==> flow/design.v <==
module debounc_1 (
	clk,
	n_rst,
	din,
	dout
);
parameter T_20MS = 15'd20_000;  
input clk;
input n_rst;
input din;
output dout;
reg [14:0] cnt;
wire cnt_restart;
reg din_d1;
always @(posedge clk or negedge n_rst)
	if(!n_rst) begin
		din_d1 <= 1'b0;
	end
	else begin
		din_d1 <= din;
	end
assign cnt_restart = (din != din_d1)? 1'b1 : 1'b0;
always @(posedge clk or negedge n_rst)
	if(!n_rst) begin
		cnt <= 15'h0000;
	end
	else begin
		cnt <= (cnt_restart == 1'b1)? T_20MS :
			   (cnt > 15'h0000)? cnt - 15'h0001 : cnt;
	end
reg dout_rdy;
always @(posedge clk or negedge n_rst)
	if(!n_rst) begin
		dout_rdy <= 1'b0;
	end
	else begin
		dout_rdy <= ((cnt == 15'h0000) && (cnt_restart == 1'b0))? din : dout_rdy;
	end	
assign dout = dout_rdy;
endmodule
module debounc_2 (
	clk,
	n_rst,
	din,
	dout
);
parameter T_20MS = 15'd20_000;  
input clk;
input n_rst;
input din;
output dout;
reg [14:0] cnt;
wire cnt_restart;
reg din_d1;
always @(posedge clk or negedge n_rst)
	if(!n_rst) begin
		din_d1 <= 1'b0;
	end
	else begin
		din_d1 <= din;
	end
assign cnt_restart = (din != din_d1)? 1'b1 : 1'b0;
always @(posedge clk or negedge n_rst)
	if(!n_rst) begin
		cnt <= 15'h0000;
	end
	else begin
		 cnt <= ((cnt_restart == 1'b1) && (cnt == 15'h0000))? T_20MS :
            (cnt > 15'h0000)? cnt - 15'h0001 : cnt;
	end
reg dout_rdy;
always @(posedge clk or negedge n_rst)
   if(!n_rst) begin
      dout_rdy <= 1'b0;
   end
   else begin
      dout_rdy <= (cnt == T_20MS)? din_d1 : dout_rdy;
   end   assign dout = dout_rdy;
endmodule
module debounc_3 (
	clk,
	n_rst,
	din,
	dout
);
parameter T_20MS = 15'd20_000;  
input clk;
input n_rst;
input din;
output dout;
reg [14:0] cnt;
wire cnt_restart;
reg din_d1;
always @(posedge clk or negedge n_rst)
	if(!n_rst) begin
		din_d1 <= 1'b0;
	end
	else begin
		din_d1 <= din;
	end
assign cnt_restart = (din != din_d1)? 1'b1 : 1'b0;
always @(posedge clk or negedge n_rst)
	if(!n_rst) begin
		cnt <= 15'h0000;
	end
	else begin
		 cnt <= ((cnt_restart == 1'b1) && (cnt == 15'h0000))? T_20MS :
            (cnt > 15'h0000)? cnt - 15'h0001 : cnt;
	end
reg dout_rdy;
always @(posedge clk or negedge n_rst)
	if(!n_rst) begin
		dout_rdy <= 1'b0;
	end
	else begin
		dout_rdy <= ((cnt == 15'h0000) && (cnt_restart == 1'b0))? din : dout_rdy;
	end	
assign dout = dout_rdy;
endmodule
module edge_det_p(
    clk,
    n_rst,
    b0,
    b0_on
);
input clk;
input n_rst;
input b0;
output b0_on;
reg b0_d1;
reg b0_d2;
wire b0_on;
always @(posedge clk or negedge n_rst)  
if(!n_rst) begin
    b0_d1 <= 1'b0;
    b0_d2 <= 1'b0;
end
else begin
    b0_d1 <= b0;
    b0_d2 <= b0_d1;
end
assign b0_on = (b0_d1 && !b0_d2) ? 1'b1 : 1'b0;  
endmodule
module led(
  clk,
  n_rst,
  din,
  dout
  );
input clk;
input n_rst;
input din;
output reg dout;
parameter T_1S = 20'd1_000_000; 
reg [19:0] counter; 
reg din_prev; 
always @(posedge clk or negedge n_rst) begin
  if (!n_rst) begin
    counter <= 0;
    dout <= 0;
    din_prev <= 0;
  end 
  else begin
    if (din != din_prev) begin
      counter <= 0;  
      dout <= 1;  
    end 
    else if (counter >= T_1S) begin
      dout <= 0;
      counter <= counter;  
    end 
    else begin
      counter <= counter + 1;  
    end
    din_prev <= din;  
  end
end
endmodule
module doorlock_hdl(
  clk,
  n_rst,
  bt,
  btstar,
  led
);
input clk;
input n_rst;
input [9:0] bt;
input btstar;
output led;
parameter S_IDLE = 3'h0;
parameter S_FIRST = 3'h1;
parameter S_SEC = 3'h2;
parameter S_LAST = 3'h3;
parameter S_OPEN = 3'h4;
parameter S_FAKE = 3'h5;
wire bt_any;
reg [2:0] c_state, n_state;
always @(posedge clk or negedge n_rst)
  if(!n_rst) begin
    c_state <= S_IDLE;
  end
  else begin
    c_state <= n_state;
  end
assign bt_any = (bt == 10'h000)? 1'b0 : 1'b1;
always @(c_state or bt or btstar or bt_any)
  case (c_state)
    S_IDLE : begin
      n_state = (bt[1] == 1'b1)? S_FIRST : c_state;
    end
    S_FIRST : begin
      n_state = (bt[2] == 1'b1)? S_SEC : ((btstar == 1'b1) || (bt_any == 1'b1))? S_IDLE : c_state;
    end
    S_SEC : begin
      n_state = (bt[7] == 1'b1)? S_LAST : (btstar == 1'b1) ? S_IDLE : (bt_any == 1'b1) ? S_FAKE : c_state;
    end
    S_LAST : begin
      n_state = (btstar == 1'b1)? S_OPEN : (bt[7] == 1'b1) ? c_state : (bt_any == 1'b1)? S_FAKE : c_state;
    end
    S_OPEN : begin
      n_state = S_IDLE;
    end
    S_FAKE : begin
      n_state = (bt[7] == 1'b1) ? S_LAST : (btstar == 1'b1) ? S_IDLE : c_state;
    end
    default : begin
      n_state = S_IDLE;
    end
  endcase
assign led = (c_state == S_OPEN)? 1'b1 : 1'b0;
endmodule
module bd_if(
  clk,
  n_rst,
  bt_i,
  btstar_i,
  led_i,
  bt_o,
  btstar_o,
  led_o
  );
parameter T_1S = 20'd1_000_000;
parameter T_20MS = 15'd20_000;
input clk;
input n_rst;
input [9:0] bt_i;
input btstar_i;
input led_i;
output [9:0] bt_o;
output btstar_o;
output led_o;
wire [9:0] dwire;
debounc_1 #(.T_20MS(T_20MS)) u_debounc0(
  .clk(clk),
  .n_rst(n_rst),
  .din(bt_i[0]),
  .dout(dwire[0])
);
edge_det_p u_edgedet_p0 (
  .clk(clk),
  .n_rst(n_rst),
  .b0(dwire[0]),
  .b0_on(bt_o[0])
  );
debounc_1 #(.T_20MS(T_20MS)) u_debounc1(
  .clk(clk),
  .n_rst(n_rst),
  .din(bt_i[1]),
  .dout(dwire[1])
);
edge_det_p u_edgedet_p1 (
  .clk(clk),
  .n_rst(n_rst),
  .b0(dwire[1]),
  .b0_on(bt_o[1])
  );
debounc_2 #(.T_20MS(T_20MS)) u_debounc2(
  .clk(clk),
  .n_rst(n_rst),
  .din(bt_i[2]),
  .dout(dwire[2])
);
edge_det_p u_edgedet_p2 (
  .clk(clk),
  .n_rst(n_rst),
  .b0(dwire[2]),
  .b0_on(bt_o[2])
  );
debounc_2 #(.T_20MS(T_20MS)) u_debounc3(
  .clk(clk),
  .n_rst(n_rst),
  .din(bt_i[3]),
  .dout(dwire[3])
);
edge_det_p u_edgedet_p3 (
  .clk(clk),
  .n_rst(n_rst),
  .b0(dwire[3]),
  .b0_on(bt_o[3])
  );
debounc_2 #(.T_20MS(T_20MS)) u_debounc4(
  .clk(clk),
  .n_rst(n_rst),
  .din(bt_i[4]),
  .dout(dwire[4])
);
edge_det_p u_edgedet_p4 (
  .clk(clk),
  .n_rst(n_rst),
  .b0(dwire[4]),
  .b0_on(bt_o[4])
  );
debounc_2 #(.T_20MS(T_20MS)) u_debounc5(
  .clk(clk),
  .n_rst(n_rst),
  .din(bt_i[5]),
  .dout(dwire[5])
);
edge_det_p u_edgedet_p5 (
  .clk(clk),
  .n_rst(n_rst),
  .b0(dwire[5]),
  .b0_on(bt_o[5])
  );
debounc_3 #(.T_20MS(T_20MS)) u_debounc6(
  .clk(clk),
  .n_rst(n_rst),
  .din(bt_i[6]),
  .dout(dwire[6])
);
edge_det_p u_edgedet_p6 (
  .clk(clk),
  .n_rst(n_rst),
  .b0(dwire[6]),
  .b0_on(bt_o[6])
  );
debounc_3 #(.T_20MS(T_20MS)) u_debounc7(
  .clk(clk),
  .n_rst(n_rst),
  .din(bt_i[7]),
  .dout(dwire[7])
);
edge_det_p u_edgedet_p7(
  .clk(clk),
  .n_rst(n_rst),
  .b0(dwire[7]),
  .b0_on(bt_o[7])
  );
debounc_3 #(.T_20MS(T_20MS)) u_debounc8(
  .clk(clk),
  .n_rst(n_rst),
  .din(bt_i[8]),
  .dout(dwire[8])
);
edge_det_p u_edgedet_p8 (
  .clk(clk),
  .n_rst(n_rst),
  .b0(dwire[8]),
  .b0_on(bt_o[8])
  );
debounc_3 #(.T_20MS(T_20MS)) u_debounc9(
  .clk(clk),
  .n_rst(n_rst),
  .din(bt_i[9]),
  .dout(dwire[9])
);
edge_det_p u_edgedet_p9 (
  .clk(clk),
  .n_rst(n_rst),
  .b0(dwire[9]),
  .b0_on(bt_o[9])
  );
edge_det_p u_edgedet_pstar (
  .clk(clk),
  .n_rst(n_rst),
  .b0(~btstar_i),
  .b0_on(btstar_o)
  );
led #(.T_1S(T_1S)) u_led(
  .clk(clk),
  .n_rst(n_rst),
  .din(led_i),
  .dout(led_o)
);
endmodule
module top(
	clk,
	n_rst,
	bt,
	btstar,
	led
);
parameter T_1S = 20'd1_000_000;  
parameter T_20MS = 15'd20_000;  
input clk;
input n_rst;
input [9:0] bt;
input btstar;
output led;
wire [9:0] bt_w;
wire btstar_w;
wire led_w;
bd_if #(
	.T_1S(T_1S),
	.T_20MS(T_20MS)
) u_bd_if(
    .clk(clk),
    .n_rst(n_rst),
    .bt_i(bt),
    .btstar_i(btstar),
    .led_i(led_w),
    .bt_o(bt_w),
    .btstar_o(btstar_w),
    .led_o(led)
);
doorlock_hdl u_doorlock(
    .clk(clk),
    .n_rst(n_rst),
    .bt(bt_w),
    .btstar(btstar_w),
    .led(led_w)
);
endmodule
make LEC_CHECK=0 CAP_MARGIN=5 CORE_MARGIN=6 CORE_UTILIZATION=40 HOLD_SLACK_MARGIN=-0.01 MAX_ROUTING_LAYER=met4 MIN_ROUTING_LAYER=met2 SETUP_SLACK_MARGIN=0.24 SLEW_MARGIN=20 finish   # period 3.06 ns
run.sh (not shown) runs the stock make flow with config.mk's settings and CLKGATE_MAP_FILE=.
Then changed:
Settings changed: CAP_MARGIN 5 to 10, CORE_MARGIN 6 to 2, CORE_UTILIZATION 40 to 72, CTS_CLUSTER_DIAMETER set to 51, HOLD_SLACK_MARGIN -0.01 to not set, MAX_ROUTING_LAYER met4 to not set, MIN_ROUTING_LAYER met2 to not set, PLACE_DENSITY set to 0.67, SETUP_SLACK_MARGIN 0.24 to 0.86.
Clock period 3.06 ns to 6.33 ns, I/O delays scaled along.
The new run produced a clean layout. Sequential cell count is unchanged. Fmax drops by 7.0%. Setup slack improved by 3.1 ns. Sequential power drops by 52%. Design area drops by 3.8%. Area after synthesis does not change. Utilization climbs by 35 points. Worst hold slack improved by 0.32 ns. Total power drops by 55%. Register-to-register slack improved by 3.1 ns.
No activity file was given, so power comes from the tool's default toggle rates.
